try-sierra:
// test_wrapper
module test_wrapper #(
	parameter SYS_VERSION = 41,
	parameter WIDTH = 16,
	parameter NUM_SUB_MON = 3
)(
	input clk,
	input reset,
	input       [5:0] slave_address,
	input             slave_read,
	input             slave_write,
	input      [31:0] slave_writedata,
	output reg [31:0] slave_readdata,
	output [WIDTH-1:0] dut_a,
	output [WIDTH-1:0] dut_b,
	input  [WIDTH-1:0] dut_out
);
Size: roughly 3,500 cells after synthesis, about 790 flip-flops, about 120 I/O pins, about 31,000 sq um of cells after synthesis.
make LEC_CHECK=0 ABC_AREA=1 CAP_MARGIN=20 CORE_MARGIN=2 CORE_UTILIZATION=40 HOLD_SLACK_MARGIN=-0.09 SETUP_SLACK_MARGIN=0.59 SLEW_MARGIN=20 finish   # period 3.0 ns
run.sh (not shown) runs the stock make flow with config.mk's settings and CLKGATE_MAP_FILE=.
try-sierra ended with every stage complete and zero timing, DRC or antenna violations.
## Diff of input files: try-amber against try-sierra
Settings: setting CTS_CLUSTER_SIZE to 31 for the first time; removing ABC_AREA (formerly 1); changing SETUP_SLACK_MARGIN from 0.59 to 0.42; setting PLACE_DENSITY to 0.64 for the first time; changing CORE_UTILIZATION from 40 to 72; changing the clock period (ns, I/O delays scaled along) from 3.0 to 1.55.
Notes after the runs:
- try-amber did not run to completion, as it errored out during clock tree synthesis (4_1_cts).
- The run showing the smaller die boundary height is try-amber.
- Re simple-gate area share of the yosys netlist: try-amber is 8.9 points down on try-sierra.
- XOR/XNOR share of the synthesized area in try-amber is 2.2 points above try-sierra.
- Looking at weighted congestion at the end of routability-driven global placement, try-amber sits above try-sierra.
Input-level comparison between try-ember and try-amber:
Settings: changing SETUP_SLACK_MARGIN from 0.42 to -0.17; removing PLACE_DENSITY (formerly 0.64); changing the clock period (ns, I/O delays scaled along) from 1.55 to 1.75.
Of try-amber and try-ember, none finishes clean. Comparing try-amber against try-ember, there is no change at all in synthesis area per yosys. As far as vertical die dimension is concerned, try-amber and try-ember perform about the same. Placed wire-length estimate after detailed placement: try-ember < try-amber. For post-synth net total, try-ember and try-amber come out practically identical. Average cell area after synthesis: try-amber vs try-ember identical. Final RePlAce weighted congestion delta for try-ember relative to try-amber: about 3.6% lower. Against try-amber as the reference, try-ember delivers a higher pre-CTS setup slack. As far as synthesized cell count goes, try-amber and try-ember are indistinguishable; the numbers are identical.
#### Input delta (try-xenon over try-ember)
Settings: HOLD_SLACK_MARGIN no longer set, was -0.09; CTS_CLUSTER_SIZE no longer set, was 31; SETUP_SLACK_MARGIN now 0.16, was -0.17; CORE_UTILIZATION now 40, was 72; the clock period (ns, I/O delays scaled along) now 2.8, was 1.75.
--- outcome ---
try-xenon has completed all stages; timing, DRC and antenna checks passed.
Comparing try-xenon and try-ember, data required time of the worst path is higher on try-xenon.
From try-ember to try-xenon the numbers moved as follows: sequential portion of the cell area went up, die area went up, number of stages on the worst setup path went up, maximum VDD drop went down, number of DRC violations after detailed routing did not really move.
What try-ember reported for total design power has to be multiplied by 0.61 to get the figure for try-xenon.
Run comparison: try-xenon worst min-delay path class register to register; try-ember worst min-delay path class input port to register
In the final reports, the cell area of try-xenon is smaller than that of try-ember.
Relative to try-ember, tap cell count increased by 81% in try-xenon.
try-xenon — horizontal die dimension about 33% higher, try-ember as reference
The following lists how try-tundra was set up differently from try-xenon:
Settings: changing CORE_UTILIZATION from 40 to 64; removing SETUP_SLACK_MARGIN (formerly 0.16); changing the clock period (ns, I/O delays scaled along) from 2.8 to 2.12.
Of try-tundra and try-xenon, only try-xenon finishes the flow clean. Final checks on try-tundra, whose flow otherwise completed, came back failing, citing setup timing. Looking at design area across both flows, try-tundra is the weaker of the two, with try-xenon ahead. Setup slack: lower on try-tundra. Filler-free cell count of the finished design shrinks by a few percent when moving from try-xenon to try-tundra. Tapcell count, try-tundra vs try-xenon: down by more than a quarter. | all-layer global routing usage | try-tundra vs try-xenon | 11 points higher |. Min global-route wire length before repair across try-tundra and try-xenon: try-xenon. try-tundra against try-xenon: wire length +about 2%; sequential share of layout area dropped 2.5 points.


test_wrapper again, from the RTL that the note above started with.
make LEC_CHECK=0 CAP_MARGIN=20 CORE_MARGIN=2 CORE_UTILIZATION=72 CTS_CLUSTER_DIAMETER=58 CTS_CLUSTER_SIZE=50 PLACE_DENSITY=0.35 SLEW_MARGIN=20 finish   # period 2.86 ns
Change:
--- a/flow/config.mk
+++ b/flow/config.mk
@@ -8,7 +8,6 @@
 export CAP_MARGIN = 20
 export CORE_MARGIN = 2
-export CORE_UTILIZATION = 72
-export CTS_CLUSTER_DIAMETER = 58
-export CTS_CLUSTER_SIZE = 50
-export PLACE_DENSITY = 0.35
+export CORE_UTILIZATION = 71
+export CTS_CLUSTER_DIAMETER = 285
+export PLACE_DENSITY = 0.39
 export SLEW_MARGIN = 20
==> flow/constraint.sdc (replaced) <==
create_clock -name core_clock -period 2.01 [get_ports {clk}]
set_input_delay 0.4020 -clock core_clock [delete_from_list [all_inputs] [get_ports {clk}]]
set_output_delay 0.4020 -clock core_clock [all_outputs]
set_load 0.01 [all_outputs]
What happened: Now the flow produced a layout that fails on negative setup slack. Sequential power is higher by 42%. Cell count is higher by about 9%. Fmax is higher by about 15%. Non-clock buffer count is higher by 231. Power is higher by 67%.
Change:
--- a/flow/config.mk
+++ b/flow/config.mk
@@ -8,6 +8,4 @@
 export CAP_MARGIN = 20
 export CORE_MARGIN = 2
-export CORE_UTILIZATION = 71
-export CTS_CLUSTER_DIAMETER = 285
-export PLACE_DENSITY = 0.39
+export CORE_UTILIZATION = 40
 export SLEW_MARGIN = 20
==> flow/constraint.sdc (replaced) <==
create_clock -name core_clock -period 2.8 [get_ports {clk}]
set_input_delay 0.5600 -clock core_clock [delete_from_list [all_inputs] [get_ports {clk}]]
set_output_delay 0.5600 -clock core_clock [all_outputs]
set_load 0.01 [all_outputs]
Effect: This time the run finished clean; worst hold slack got worse by 0.0051 ns; critical path depth is unchanged; sequential cell count stays the same; core utilization drops by 43 points; non-clock buffer count drops by 226; clock power drops by 28%.
Change:
--- a/flow/config.mk
+++ b/flow/config.mk
@@ -8,4 +8,4 @@
 export CAP_MARGIN = 20
 export CORE_MARGIN = 2
-export CORE_UTILIZATION = 40
+export CORE_UTILIZATION = 68
 export SLEW_MARGIN = 20
==> flow/constraint.sdc (replaced) <==
create_clock -name core_clock -period 2.94 [get_ports {clk}]
set_input_delay 0.5880 -clock core_clock [delete_from_list [all_inputs] [get_ports {clk}]]
set_output_delay 0.5880 -clock core_clock [all_outputs]
set_load 0.01 [all_outputs]
Outcome: Clock power falls by roughly a tenth; wire length falls slightly; first-iteration DRC count rises by a quarter to a third; total power falls by a little under a tenth; combinational power falls by a few percent; register-to-register slack gets better by 0.05 ns; maximum frequency falls by a few percent; final cell count falls by roughly a tenth; worst hold slack gets better by 0.0049 ns; global-route usage rises by 12 points; synthesized cell count does not change.
No activity file was given, so power comes from the tool's default toggle rates.
